Design processor, start of the top module:
module processor
(
	output reg w_en,
	output reg done,
	output reg [7:0] addr,
	output reg [31:0] data_out,
	input clk,
	input rst_n,
	input start,
	input [31:0] data_in
);
Settings: LEC_CHECK=0, ABC_AREA=1, CAP_MARGIN=20, CORE_MARGIN=3, CORE_UTILIZATION=50, CTS_CLUSTER_DIAMETER=279, CTS_CLUSTER_SIZE=100, HOLD_SLACK_MARGIN=-0.06, PLACE_DENSITY=0.37, SETUP_SLACK_MARGIN=2.04, SLEW_MARGIN=20; clock period 7.0 ns.
run.sh (not shown) runs the stock make flow with config.mk's settings and CLKGATE_MAP_FILE=.
Then changed:
ABC_AREA = not set   (was 1)
CAP_MARGIN = 15   (was 20)
CORE_MARGIN = 6   (was 3)
CORE_UTILIZATION = 40   (was 50)
CTS_CLUSTER_DIAMETER = 347   (was 279)
CTS_CLUSTER_SIZE = not set   (was 100)
HOLD_SLACK_MARGIN = not set   (was -0.06)
PLACE_DENSITY = not set   (was 0.37)
SETUP_SLACK_MARGIN = 1.73   (was 2.04)
=>
- The changed run produced a clean layout
- global-route usage falls by 8.0 points
- clock-buffer cell count stays the same
Then changed:
CAP_MARGIN = 20   (was 15)
CORE_MARGIN = 3   (was 6)
CORE_UTILIZATION = 50   (was 40)
CTS_CLUSTER_DIAMETER = 301   (was 347)
CTS_CLUSTER_SIZE = 100   (was not set)
HOLD_SLACK_MARGIN = -0.06   (was not set)
PLACE_DENSITY = 0.37   (was not set)
SETUP_SLACK_MARGIN = not set   (was 1.73)
TNS_END_PERCENT = 10   (was not set)
Effect: Setup slack got worse by 440 ps; non-clock buffer count fell by 6; sequential share of layout area rose by 0.20 points; count of clock-buffer cells in the layout rose by 1; utilization rose by 10 points; wire length fell by 0.55%; worst hold slack improved by 7.5 ps.
Then changed:
CAP_MARGIN = 15   (was 20)
CORE_MARGIN = 4   (was 3)
CORE_UTILIZATION = 40   (was 50)
CTS_CLUSTER_DIAMETER = 355   (was 301)
CTS_CLUSTER_SIZE = not set   (was 100)
HOLD_SLACK_MARGIN = not set   (was -0.06)
PLACE_DENSITY = not set   (was 0.37)
TNS_END_PERCENT = not set   (was 10)
Outcome: Routed wire length rises by 0.78%. Synthesized cell count is unchanged. Count of clock-buffer cells in the layout is unchanged. First-iteration DRC count rises by about 4.6%. Via count rises by about 1.5%. Global-route usage falls by 5.8 points. Sequential cell count does not change. Final area rises by about 1.4%.
Then changed:
CAP_MARGIN = 20   (was 15)
CORE_MARGIN = 3   (was 4)
CORE_UTILIZATION = 50   (was 40)
CTS_CLUSTER_DIAMETER = 298   (was 355)
CTS_CLUSTER_SIZE = 95   (was not set)
HOLD_SLACK_MARGIN = -0.06   (was not set)
PLACE_DENSITY = 0.37   (was not set)
TNS_END_PERCENT = 15   (was not set)
After rerunning: The changed run completed without violations. Via count shrinks by 1.5%. Routed wire length falls by 0.78%. Hold slack improved by 9.7 ps. Setup slack is better by 71 ps. Sequential cell count is unchanged. Core utilization grows by 11 points. Sequential share of layout area grows by 0.22 points. Global-route usage climbs by 5.8 points. Cell count went down by 5.6%.

run 1:
processor again, from the RTL that the note above started with.
// processor
module processor
(
	output reg w_en,
	output reg done,
	output reg [7:0] addr,
	output reg [31:0] data_out,
	input clk,
	input rst_n,
	input start,
	input [31:0] data_in
);
Settings: LEC_CHECK=0, CAP_MARGIN=20, CELL_PAD_IN_SITES_DETAIL_PLACEMENT=0, CORE_ASPECT_RATIO=0.89, CORE_MARGIN=2, CORE_UTILIZATION=40, CTS_CLUSTER_DIAMETER=344, HOLD_SLACK_MARGIN=0.05, PLACE_DENSITY_LB_ADDON=0.1, SETUP_SLACK_MARGIN=0.97, SLEW_MARGIN=15; clock period 5.65 ns.
Here is what was changed in the inputs of run 2 compared with run 1.
- CTS_CLUSTER_DIAMETER no longer set, was 344
- CELL_PAD_IN_SITES_DETAIL_PLACEMENT no longer set, was 0
- SLEW_MARGIN now 20, was 15
- CORE_ASPECT_RATIO no longer set, was 0.89
- HOLD_SLACK_MARGIN no longer set, was 0.05
- SETUP_SLACK_MARGIN no longer set, was 0.97
- PLACE_DENSITY_LB_ADDON no longer set, was 0.1
- CORE_UTILIZATION now 68, was 40
- ABC_AREA now 1, previously not set
- the clock period (ns, I/O delays scaled along) now 8.63, was 5.65
For run 2 and run 1, there was not a single run that failed to finish clean. Summary of run 2 over run 1: synthesis-to-layout area growth went down by 8.7 points. Of the two values seen for endpoint of the most critical setup path, data_out[29]$_DFFE_PN0P_ was produced by run 2 and data_out[18]$_DFFE_PN0P_ by run 1. Summary: synthesized area, run 2 worse than run 1. Number of cells upsized or downsized after cts in run 2 vs run 1: down 49. Per the comparison of run 2 with run 1, wire length decreased by 1.6% relative to the old numbers; fmax dropped 12%; number of nets at the end of the flow now sits higher.
> inputs changed (run 2 -> run 3)
- putting CTS_CLUSTER_SIZE at 99 where nothing was set
- swapping 68 for 56 in CORE_UTILIZATION
- putting TNS_END_PERCENT at 20 where nothing was set
- putting CTS_CLUSTER_DIAMETER at 371 where nothing was set
- putting PLACE_DENSITY_LB_ADDON at 0.16 where nothing was set
- swapping 8.63 for 5.06 in the clock period (ns, I/O delays scaled along)
Findings:
Clock input transition at the sequential cells of the worst setup and hold paths across run 3 and run 2: no real change.
Relative to run 2, setup slack after placement decreased by 3.12 ns in run 3.
Sort run 3 and run 2 by cell depth of the worst flop-to-flop path, ascending, and run 2 comes first.
Run 3 against run 2: maximum frequency up 23 MHz; area growth from synthesis to layout picked up an extra 1.8 points.
Setup changes, run 3 to run 4
- changing CTS_CLUSTER_DIAMETER from 371 to 28
- changing CORE_UTILIZATION from 56 to 72
- removing TNS_END_PERCENT (formerly 20)
- removing ABC_AREA (formerly 1)
- setting MAX_ROUTING_LAYER to met4 for the first time
- setting SETUP_SLACK_MARGIN to 1.33 for the first time
- removing CTS_CLUSTER_SIZE (formerly 99)
- removing PLACE_DENSITY_LB_ADDON (formerly 0.16)
- changing the clock period (ns, I/O delays scaled along) from 5.06 to 4.7
==> comparison <==
The ratio of final minimum period to clock period of run 4 is higher than that of run 3. Run 4 vs run 3: placeable core region down. Going from run 3 to run 4, total die area went down 27%, placed cell count now sits lower, number of violations reported at the end of detailed-routing iteration 0 now sits higher. In the tables for run 3 and run 4, final setup slack of the worst path reads higher with run 3. Going from run 3 to run 4, total number of tap cells went down; total via count in the routed design went down by about 6.5%; post-detailed-route wirelength per cell has increased. [flow] run 4 | stages: complete | final checks: fail | reason: setup timing.
The inputs of run 5 differ from those of run 4 as listed below.
- PLACE_DENSITY_LB_ADDON now 0.19, previously not set
- SETUP_SLACK_MARGIN now 0.45, was 1.33
- CTS_CLUSTER_SIZE now 14, previously not set
==> results <==
The flow for run 5 finished, though final verification flagged setup timing. Buffers plus inverters on the worst setup path, run 5 and run 4, lower one = run 5. Summary of run 5 over run 4: count of boundary I/O pins saw little to no change, worst path required time decreased by 0.03 ns relative to the old numbers, number of max-cap violations comparable, remaining antenna violation count about even. The lower wire length of the first global-routing pass came out of run 4. Cell area | run 5 vs run 4 | run 5 larger. When run 5 is set beside run 4, its minimum period implied by the final worst setup slack turns out to be 0.12 ns larger. On detailed-route wire length: between run 5 and run 4, it ends up lower for run 4.
[inputs] run 6 vs run 5
- CORE_UTILIZATION now 58, was 72
- MAX_ROUTING_LAYER no longer set, was met4
- CTS_CLUSTER_DIAMETER no longer set, was 28
- PLACE_DENSITY_LB_ADDON no longer set, was 0.19
- CTS_CLUSTER_SIZE no longer set, was 14
- SETUP_SLACK_MARGIN now 1.18, was 0.45
- the clock period (ns, I/O delays scaled along) now 4.88, was 4.7
==> results <==
In the metrics for run 6 and run 5, the one carrying the higher worst hold slack is run 5.
Relative to run 5, final period demand of the worst path decreased by 0.24 ns in run 6.
Relative to run 5, number of rows created at floorplan has increased by about 11% in run 6.
Run comparison: run 5 end point of the critical path data_out[11]$_DFFE_PN0P_; run 6 end point of the critical path data_out[14]$_DFFE_PN0P_
Run 6: all stages complete, timing, DRC and antenna checks passed
Delta (run 6 minus run 5): cell resize tally after clock tree synthesis now sits higher, core area now sits higher, post-layout utilization of the core now sits lower, global-route usage now sits lower.
